==> inputs of run Z <==
// digital_loc
module digital_loc(
    input key_a,
    input key_b,
    input key_c,
    input key_d,
    input reset,
	 input clk,
    output [6:0] postion_state,
	 output  [3:0] x,
	 output reg [1:0] Led2,
	 output  [3:0] selector,
	 output reg dot,
	 output S_CLK,
	 output LR_CLK,
	 output M_CLK,
	 output  Sin
    );
==> flow/config.mk <==
export PLATFORM = sky130hd
export DESIGN_NAME = digital_loc
export DESIGN_NICKNAME = digital_loc
export VERILOG_FILES = /design/flow/design.v
export SDC_FILE = /design/flow/constraint.sdc
export NUM_CORES = 4
export LEC_CHECK = 0
export ABC_AREA = 1
export CAP_MARGIN = 20
export CORE_MARGIN = 2
export CORE_UTILIZATION = 72
export CTS_CLUSTER_SIZE = 11
export PLACE_DENSITY_LB_ADDON = 0.02
export SETUP_SLACK_MARGIN = 0.88
export SLEW_MARGIN = 20
==> flow/constraint.sdc <==
create_clock -name core_clock -period 2.97 [get_ports {clk}]
set_input_delay 0.5940 -clock core_clock [delete_from_list [all_inputs] [get_ports {clk}]]
set_output_delay 0.5940 -clock core_clock [all_outputs]
set_load 0.01 [all_outputs]
run.sh (not shown) runs the stock make flow with config.mk's settings and CLKGATE_MAP_FILE=.
==> inputs of run P, as changes to run Z <==
- ABC_AREA: 1 -> default
- CAP_MARGIN: 20 -> 10
- CORE_UTILIZATION: 72 -> 40
- CTS_CLUSTER_SIZE: 11 -> 15
- MAX_ROUTING_LAYER: default -> met4
- PLACE_DENSITY_LB_ADDON: 0.02 -> default
- SETUP_SLACK_MARGIN: 0.88 -> default
- SLEW_MARGIN: 20 -> 5
==> flow/constraint.sdc (replaced) <==
create_clock -name core_clock -period 10.0 [get_ports {clk}]
set_input_delay 2.0000 -clock core_clock [delete_from_list [all_inputs] [get_ports {clk}]]
set_output_delay 2.0000 -clock core_clock [all_outputs]
set_load 0.01 [all_outputs]
==> impl_metrics.prom <==
# HELP chip_impl_metric Implementation results
# TYPE chip_impl_metric gauge
chip_impl_info{name="run_status",value="complete, but fails checks"} 1
chip_impl_info{name="violated_layout_checks",value="setup timing"} 1
chip_impl_metric{name="setup_violations",unit=""} 7
chip_impl_metric{name="post-route-worst-setup-slack",unit="ns"} -0.151
That was run Z.
==> impl_metrics.prom <==
# HELP chip_impl_metric Implementation results
# TYPE chip_impl_metric gauge
chip_impl_metric{name="post-route-worst-setup-slack",unit="ns"} 4.66
chip_impl_metric{name="setup_violations",unit=""} 0
chip_impl_metric{name="clkPwrFrac",unit=""} 0.527
chip_impl_info{name="run_status",value="timing/DRC/antenna clean"} 1
That was run P.


==> zinc: inputs <==
digital_loc again, from the RTL that the note above started with.
Settings: LEC_CHECK=0, CAP_MARGIN=20, CELL_PAD_IN_SITES_DETAIL_PLACEMENT=1, CORE_MARGIN=10, CORE_UTILIZATION=46, CTS_CLUSTER_SIZE=84, GPL_ROUTABILITY_DRIVEN=0, GPL_TIMING_DRIVEN=1, HOLD_SLACK_MARGIN=-0.08, MAX_ROUTING_LAYER=met4, SLEW_MARGIN=30, TNS_END_PERCENT=55; clock period 4.87 ns.
==> inputs of xenon, as changes to zinc <==
Settings changed: CELL_PAD_IN_SITES_DETAIL_PLACEMENT 1 to not set, CELL_PAD_IN_SITES_GLOBAL_PLACEMENT set to 0, CORE_MARGIN 10 to 2, CORE_UTILIZATION 46 to 66, CTS_CLUSTER_DIAMETER set to 32, CTS_CLUSTER_SIZE 84 to not set, GPL_ROUTABILITY_DRIVEN 0 to not set, HOLD_SLACK_MARGIN -0.08 to not set, MAX_ROUTING_LAYER met4 to not set, MIN_ROUTING_LAYER set to met1, PLACE_DENSITY set to 0.45, SLEW_MARGIN 30 to 20, TNS_END_PERCENT 55 to not set.
==> flow/constraint.sdc (replaced) <==
create_clock -name core_clock -period 3.46 [get_ports {clk}]
set_input_delay 0.6920 -clock core_clock [delete_from_list [all_inputs] [get_ports {clk}]]
set_output_delay 0.6920 -clock core_clock [all_outputs]
set_load 0.01 [all_outputs]
==> summary of the runs <==
- In xenon the critical path depth is higher than in zinc, by 1.
- Flip-flop count is the same in zinc and xenon.
- In xenon the worst setup slack is worse than in zinc, by 0.48 ns.
- Sequential power: zinc is smaller than xenon (about 30%).
- Against xenon, the first-iteration DRC count of zinc is smaller by about 45%.
- Clock skew: zinc is higher than xenon (0.014 ns).
- Between xenon and zinc, the lower cell area is in zinc (gap about 5.4%, measured against zinc).
==> figures <==
                                                                                        zinc                xenon
FF-to-FF End                                                           old_value[7]$_DFFE_PN0P_  min1[2]$_DFFE_PN0P_
Detailed-route wire length                                                             43050 µm             39450 µm
Effective utilization at floorplan                                                       46.44%               67.77%
Initial antenna violation count                                                               1                    0
# Taps                                                                                      455                  319
Post-CTS Repair Setup Buffers                                                                 0                    2
Fraction of power consumed by combinational cells                                          1.3%                 1.0%
Clock Pin Slew Worst Setup and Hold Paths                                               0.06 ns              0.05 ns
Status                                                                           finished clean       finished clean
Depth of the critical timing path with buffers and inverters included                         7                    8
Area Growth Syn to Fin                                                                   10.40%               16.33%
Critical Path RT                                                                        3.90 ns              2.77 ns
Internal power                                                                         3.488 mW             6.374 mW
Buffering overhead                                                                       2.351%               3.717%
Post-route clock skew                                                                0.05006 ns           0.03640 ns
Clock group power                                                                       2.26 mW              5.06 mW


==> inputs of willow <==
Starting RTL as in the previous note.
clock: 7.93 ns
lec_check: 0
cap_margin: 15
cell_pad_in_sites_detail_placement: 1
cell_pad_in_sites_global_placement: 1
core_aspect_ratio: 0.84
core_margin: 2
core_utilization: 47
cts_cluster_diameter: 32
gpl_routability_driven: 1
gpl_timing_driven: 1
max_routing_layer: met5
min_routing_layer: met1
place_density_lb_addon: 0.06
slew_margin: 20
tns_end_percent: 75
==> juniper (differences from willow) <==
==> flow/config.mk (replaced) <==
export PLATFORM = sky130hd
export DESIGN_NAME = digital_loc
export DESIGN_NICKNAME = digital_loc
export VERILOG_FILES = /design/flow/design.v
export SDC_FILE = /design/flow/constraint.sdc
export NUM_CORES = 4
export LEC_CHECK = 0
export CAP_MARGIN = 20
export CORE_MARGIN = 2
export CORE_UTILIZATION = 69
export PLACE_DENSITY = 0.39
export SLEW_MARGIN = 20
==> flow/constraint.sdc (replaced) <==
create_clock -name core_clock -period 7.13 [get_ports {clk}]
set_input_delay 1.4260 -clock core_clock [delete_from_list [all_inputs] [get_ports {clk}]]
set_output_delay 1.4260 -clock core_clock [all_outputs]
set_load 0.01 [all_outputs]
==> run notes <==
Notes from the flow run.

Cells and area:
- The run puts the utilization of the core after routing at 56.1%.
- The run gives the post-layout net count as 1930.

Min path:
- The run gives the origin of the worst min-delay path as twohundredHZ.i[0].

GRT:
- For this run, global-route usage on met3 was measured as about 4.2%.

Status:
- The run finished with no timing, DRC or antenna violations.

STA:
- On the final layout, the worst clock skew is 0.0224 ns.
That was willow.
==> run notes <==
Notes from the flow run.

Cells and area:
- The run gives the logic area as slightly below 9000 um^2.
- The run gives the utilization of the core after routing as 76.7%.

Status:
- The run finished with no timing, DRC or antenna violations.

GRT:
- For met3 alone, demand over resource in global routing was 3.21%.

Min path:
- The launch point of the worst min-delay path is recorded as sound.four_4KHz.i[0].
That was juniper.


==> run R <==
digital_loc again, from the RTL that the note above started with.
## digital_loc
module digital_loc(
    input key_a,
    input key_b,
    input key_c,
    input key_d,
    input reset,
	 input clk,
    output [6:0] postion_state,
	 output  [3:0] x,
	 output reg [1:0] Led2,
	 output  [3:0] selector,
	 output reg dot,
	 output S_CLK,
	 output LR_CLK,
	 output M_CLK,
	 output  Sin
    );
make LEC_CHECK=0 CAP_MARGIN=15 CELL_PAD_IN_SITES_DETAIL_PLACEMENT=1 CELL_PAD_IN_SITES_GLOBAL_PLACEMENT=1 CORE_ASPECT_RATIO=0.84 CORE_MARGIN=3 CORE_UTILIZATION=47 CTS_CLUSTER_DIAMETER=32 GPL_ROUTABILITY_DRIVEN=1 GPL_TIMING_DRIVEN=1 MAX_ROUTING_LAYER=met4 MIN_ROUTING_LAYER=met1 PLACE_DENSITY_LB_ADDON=0.06 SETUP_SLACK_MARGIN=1.8 SLEW_MARGIN=20 TNS_END_PERCENT=75 finish   # period 7.93 ns
==> run Y: changes against run R <==
Settings changed: ABC_AREA set to 1, CAP_MARGIN 15 to 20, CELL_PAD_IN_SITES_DETAIL_PLACEMENT 1 to unset, CELL_PAD_IN_SITES_GLOBAL_PLACEMENT 1 to 0, CORE_ASPECT_RATIO 0.84 to unset, CORE_MARGIN 3 to 2, CORE_UTILIZATION 47 to 72, CTS_CLUSTER_DIAMETER 32 to 105, GPL_ROUTABILITY_DRIVEN 1 to unset, MAX_ROUTING_LAYER met4 to unset, PLACE_DENSITY set to 0.66, PLACE_DENSITY_LB_ADDON 0.06 to unset, SETUP_SLACK_MARGIN 1.8 to unset, TNS_END_PERCENT 75 to unset.
==> flow/constraint.sdc (replaced) <==
create_clock -name core_clock -period 2.95 [get_ports {clk}]
set_input_delay 0.5900 -clock core_clock [delete_from_list [all_inputs] [get_ports {clk}]]
set_output_delay 0.5900 -clock core_clock [all_outputs]
set_load 0.01 [all_outputs]
==> results.yml <==
# physical design summary
worst_setup_path:
  crit_required_ns: 2.36
  worstRegToRegCells: 12
  crit_arrival_ns: 2.41
final_timing:
  finalHoldViolations: 3
  period_used_pct: 102
  whs_ns: -0.00988
  setup_viol: 1
  layout_setup_ws_ns: -0.0484
clocking:
  postCtsSetupBuffers: 5
  insertion_delay_ns: 0.57
routing:
  wl_per_cell_um: 17.9
layout:
  fillers: 1558
status:
  so.violations: "hold timing, setup timing"
  status: "complete, but fails checks"
yosys:
  synthTopCellsByCount: "nand2_1 (623), nor2_1 (393), inv_1 (290)"
  top_cell_area_share_pct: 36.2
That was run Y.
==> results.yml <==
# physical design summary
pwr:
  clock_power_w: 0.00243
worst_setup_path:
  crit_required_ns: 6.34
  crit_arrival_ns: 3.36
  worstRegToRegCells: 8
final_timing:
  setup_viol: 0
  whs_ns: 0.501
  period_used_pct: 62.4
status:
  status: "complete, no violations"
layout:
  fillers: 3870
  fin_area_um2: 18600
  fin_util_pct: 55.8
  fin_cells: 2340
  flop_area_um2: 6440
yosys:
  top_cell_area_share_pct: 39.4
routing:
  wl_per_cell_um: 19.3
  via_count: 13643
clocking:
  insertion_delay_ns: 0.58
That was run R.
Power and IR drop assume default switching activity.
